alpha:
==> flow/design.v <==
module DataAggregator(
           clk, reset, bit1, bit2, bit3, bit4, read_index_yaxis, read_index_xaxis,
           out_data_yaxis, out_data_xaxis, finished
       );
localparam MODE_WAIT_START = 0;
localparam MODE_WAIT_CHANNEL = 1;
localparam MODE_WAIT_DATA = 2;
localparam MODE_ASSIGN_DATA = 3;
input clk, reset;
input bit1, bit2, bit3, bit4;  
input [6:0] read_index_yaxis, read_index_xaxis;
output [15:0] out_data_yaxis;  
output [15:0] out_data_xaxis;  
output finished;
reg [15:0] data_yaxis [0:127];
reg [15:0] data_xaxis [0:127];
reg [15:0] bit1_data_buffer, bit2_data_buffer, bit3_data_buffer, bit4_data_buffer;
reg [3:0] bit1_data_buffer_index, bit2_data_buffer_index, bit3_data_buffer_index, bit4_data_buffer_index;
reg [4:0] data_index_yaxis1, data_index_yaxis2, data_index_yaxis3, data_index_yaxis4;
reg [4:0] data_index_xaxis1, data_index_xaxis2, data_index_xaxis3, data_index_xaxis4;
reg data_yaxis1_valid, data_yaxis2_valid, data_yaxis3_valid, data_yaxis4_valid;
reg data_xaxis1_valid, data_xaxis2_valid, data_xaxis3_valid, data_xaxis4_valid;
reg channel_bit1, channel_bit2, channel_bit3, channel_bit4;
reg [1:0] mode_bit1, mode_bit2, mode_bit3, mode_bit4;
wire data_yaxis_valid, data_xaxis_valid;
integer i;
always @(posedge clk) begin
    if (reset) begin
        for (i = 0; i < 128; i = i + 1) begin
            data_yaxis[i] <= 0;
            data_xaxis[i] <= 0;
        end
        bit1_data_buffer <= 0;
        bit2_data_buffer <= 0;
        bit3_data_buffer <= 0;
        bit4_data_buffer <= 0;
        bit1_data_buffer_index <= 0;
        bit2_data_buffer_index <= 0;
        bit3_data_buffer_index <= 0;
        bit4_data_buffer_index <= 0;
        data_index_yaxis1 <= 31;
        data_index_yaxis2 <= 31;
        data_index_yaxis3 <= 31;
        data_index_yaxis4 <= 31;
        data_index_xaxis1 <= 31;
        data_index_xaxis2 <= 31;
        data_index_xaxis3 <= 31;
        data_index_xaxis4 <= 31;
        data_yaxis1_valid <= 0;
        data_yaxis2_valid <= 0;
        data_yaxis3_valid <= 0;
        data_yaxis4_valid <= 0;
        data_xaxis1_valid <= 0;
        data_xaxis2_valid <= 0;
        data_xaxis3_valid <= 0;
        data_xaxis4_valid <= 0;
        channel_bit1 <= 0;
        channel_bit2 <= 0;
        channel_bit3 <= 0;
        channel_bit4 <= 0;
        mode_bit1 <= MODE_WAIT_START;
        mode_bit2 <= MODE_WAIT_START;
        mode_bit3 <= MODE_WAIT_START;
        mode_bit4 <= MODE_WAIT_START;
    end else begin
        if (mode_bit1 == MODE_WAIT_START) begin
            if (bit1) begin
                mode_bit1 <= MODE_WAIT_CHANNEL;
            end
        end else if (mode_bit1 == MODE_WAIT_CHANNEL) begin
            channel_bit1 <= bit1;
            mode_bit1 <= MODE_WAIT_DATA;
            bit1_data_buffer_index <= 15;
        end else if (mode_bit1 == MODE_WAIT_DATA) begin
            bit1_data_buffer[bit1_data_buffer_index] <= bit1;
            if (bit1_data_buffer_index >= 1) begin
                bit1_data_buffer_index <= bit1_data_buffer_index - 1;
            end else begin
                mode_bit1 <= MODE_ASSIGN_DATA;
            end
        end else if (mode_bit1 == MODE_ASSIGN_DATA) begin
            mode_bit1 <= MODE_WAIT_START;
            if (channel_bit1 == 0) begin  
                data_yaxis[data_index_yaxis1] <= bit1_data_buffer;
                if (data_index_yaxis1 >= 1) begin
                    data_index_yaxis1 <= data_index_yaxis1 - 1;
                    data_yaxis1_valid <= 0;
                end else begin
                    data_index_yaxis1 <= 31;
                    data_yaxis1_valid <= 1;
                end
            end else begin  
                data_yaxis[32 + data_index_yaxis2] <= bit1_data_buffer;
                if (data_index_yaxis2 >= 1) begin
                    data_index_yaxis2 <= data_index_yaxis2 - 1;
                    data_yaxis2_valid <= 0;
                end else begin
                    data_index_yaxis2 <= 31;
                    data_yaxis2_valid <= 1;
                end
            end
        end
        if (mode_bit2 == MODE_WAIT_START) begin
            if (bit2) begin
                mode_bit2 <= MODE_WAIT_CHANNEL;
            end
        end else if (mode_bit2 == MODE_WAIT_CHANNEL) begin
            channel_bit2 <= bit2;
            mode_bit2 <= MODE_WAIT_DATA;
            bit2_data_buffer_index <= 15;
        end else if (mode_bit2 == MODE_WAIT_DATA) begin
            bit2_data_buffer[bit2_data_buffer_index] <= bit2;
            if (bit2_data_buffer_index >= 1) begin
                bit2_data_buffer_index <= bit2_data_buffer_index - 1;
            end else begin
                mode_bit2 <= MODE_ASSIGN_DATA;
            end
        end else if (mode_bit2 == MODE_ASSIGN_DATA) begin
            mode_bit2 <= MODE_WAIT_START;
            if (channel_bit2 == 0) begin  
                data_yaxis[64 + data_index_yaxis3] <= bit2_data_buffer;
                if (data_index_yaxis3 >= 1) begin
                    data_index_yaxis3 <= data_index_yaxis3 - 1;
                    data_yaxis3_valid <= 0;
                end else begin
                    data_index_yaxis3 <= 31;
                    data_yaxis3_valid <= 1;
                end
            end else begin  
                data_yaxis[96 + data_index_yaxis4] <= bit2_data_buffer;
                if (data_index_yaxis4 >= 1) begin
                    data_index_yaxis4 <= data_index_yaxis4 - 1;
                    data_yaxis4_valid <= 0;
                end else begin
                    data_index_yaxis4 <= 31;
                    data_yaxis4_valid <= 1;
                end
            end
        end
        if (mode_bit3 == MODE_WAIT_START) begin
            if (bit3) begin
                mode_bit3 <= MODE_WAIT_CHANNEL;
            end
        end else if (mode_bit3 == MODE_WAIT_CHANNEL) begin
            channel_bit3 <= bit3;
            mode_bit3 <= MODE_WAIT_DATA;
            bit3_data_buffer_index <= 15;
        end else if (mode_bit3 == MODE_WAIT_DATA) begin
            bit3_data_buffer[bit3_data_buffer_index] <= bit3;
            if (bit3_data_buffer_index >= 1) begin
                bit3_data_buffer_index <= bit3_data_buffer_index - 1;
            end else begin
                mode_bit3 <= MODE_ASSIGN_DATA;
            end
        end else if (mode_bit3 == MODE_ASSIGN_DATA) begin
            mode_bit3 <= MODE_WAIT_START;
            if (channel_bit3 == 0) begin  
                data_xaxis[data_index_xaxis1] <= bit3_data_buffer;
                if (data_index_xaxis1 >= 1) begin
                    data_index_xaxis1 <= data_index_xaxis1 - 1;
                    data_xaxis1_valid <= 0;
                end else begin
                    data_index_xaxis1 <= 31;
                    data_xaxis1_valid <= 1;
                end
            end else begin  
                data_xaxis[32 + data_index_xaxis2] <= bit3_data_buffer;
                if (data_index_xaxis2 >= 1) begin
                    data_index_xaxis2 <= data_index_xaxis2 - 1;
                    data_xaxis2_valid <= 0;
                end else begin
                    data_index_xaxis2 <= 31;
                    data_xaxis2_valid <= 1;
                end
            end
        end
        if (mode_bit4 == MODE_WAIT_START) begin
            if (bit4) begin
                mode_bit4 <= MODE_WAIT_CHANNEL;
            end
        end else if (mode_bit4 == MODE_WAIT_CHANNEL) begin
            channel_bit4 <= bit4;
            mode_bit4 <= MODE_WAIT_DATA;
            bit4_data_buffer_index <= 15;
        end else if (mode_bit4 == MODE_WAIT_DATA) begin
            bit4_data_buffer[bit4_data_buffer_index] <= bit4;
            if (bit4_data_buffer_index >= 1) begin
                bit4_data_buffer_index <= bit4_data_buffer_index - 1;
            end else begin
                mode_bit4 <= MODE_ASSIGN_DATA;
            end
        end else if (mode_bit4 == MODE_ASSIGN_DATA) begin
            mode_bit4 <= MODE_WAIT_START;
            if (channel_bit4 == 0) begin  
                data_xaxis[64 + data_index_xaxis3] <= bit4_data_buffer;
                if (data_index_xaxis3 >= 1) begin
                    data_index_xaxis3 <= data_index_xaxis3 - 1;
                    data_xaxis3_valid <= 0;
                end else begin
                    data_index_xaxis3 <= 31;
                    data_xaxis3_valid <= 1;
                end
            end else begin  
                data_xaxis[96 + data_index_xaxis4] <= bit4_data_buffer;
                if (data_index_xaxis4 >= 1) begin
                    data_index_xaxis4 <= data_index_xaxis4 - 1;
                    data_xaxis4_valid <= 0;
                end else begin
                    data_index_xaxis4 <= 31;
                    data_xaxis4_valid <= 1;
                end
            end
        end
    end
end
assign out_data_yaxis = data_yaxis[read_index_yaxis];
assign out_data_xaxis = data_xaxis[read_index_xaxis];
assign data_yaxis_valid = (data_yaxis1_valid && data_yaxis2_valid && data_yaxis3_valid && data_yaxis4_valid);
assign data_xaxis_valid = (data_xaxis1_valid && data_xaxis2_valid && data_xaxis3_valid && data_xaxis4_valid);
assign finished = (data_yaxis_valid && data_xaxis_valid);
endmodule
==> flow/config.mk <==
export PLATFORM = sky130hd
export DESIGN_NAME = DataAggregator
export DESIGN_NICKNAME = DataAggregator
export VERILOG_FILES = /design/flow/design.v
export SDC_FILE = /design/flow/constraint.sdc
export NUM_CORES = 4
export LEC_CHECK = 0
export ABC_AREA = 1
export CAP_MARGIN = 35
export CORE_MARGIN = 2
export CORE_UTILIZATION = 72
export CTS_CLUSTER_DIAMETER = 396
export CTS_CLUSTER_SIZE = 17
export HOLD_SLACK_MARGIN = 0.29
export PLACE_DENSITY_LB_ADDON = 0.19
export SETUP_SLACK_MARGIN = 0.5
export SLEW_MARGIN = 20
==> flow/constraint.sdc <==
create_clock -name core_clock -period 4.47 [get_ports {clk}]
set_input_delay 0.8940 -clock core_clock [delete_from_list [all_inputs] [get_ports {clk}]]
set_output_delay 0.8940 -clock core_clock [all_outputs]
set_load 0.01 [all_outputs]
run.sh (not shown) runs the stock make flow with config.mk's settings and CLKGATE_MAP_FILE=.
alpha completed every stage of the flow, and the final layout passed the timing, design-rule and antenna checks.
diff inputs: alpha => beta
Settings: PLACE_DENSITY_LB_ADDON: 0.19 -> unset; CAP_MARGIN: 35 -> 20; CTS_CLUSTER_SIZE: 17 -> unset; CTS_CLUSTER_DIAMETER: 396 -> unset; CORE_UTILIZATION: 72 -> 64; HOLD_SLACK_MARGIN: 0.29 -> unset; SETUP_SLACK_MARGIN: 0.5 -> unset; ABC_AREA: 1 -> unset; the clock period (ns, I/O delays scaled along): 4.47 -> 5.45.
==> results <==
The layout from beta, despite a flow that completed every stage, fails the layout checks, with the failing checks listed as negative setup slack. Total via count in the routed design (beta vs. alpha) decreases by more than a quarter. Run comparison: beta dominant kind of combinational cell multiplexers; alpha dominant kind of combinational cell simple AND/OR/NAND/NOR gates. Looking at total wire length after detailed routing, beta sits 76000 µm below alpha. Relative to alpha, beta improves maximum vdd drop. Lower data arrival time of the worst path was reported by alpha, not beta.
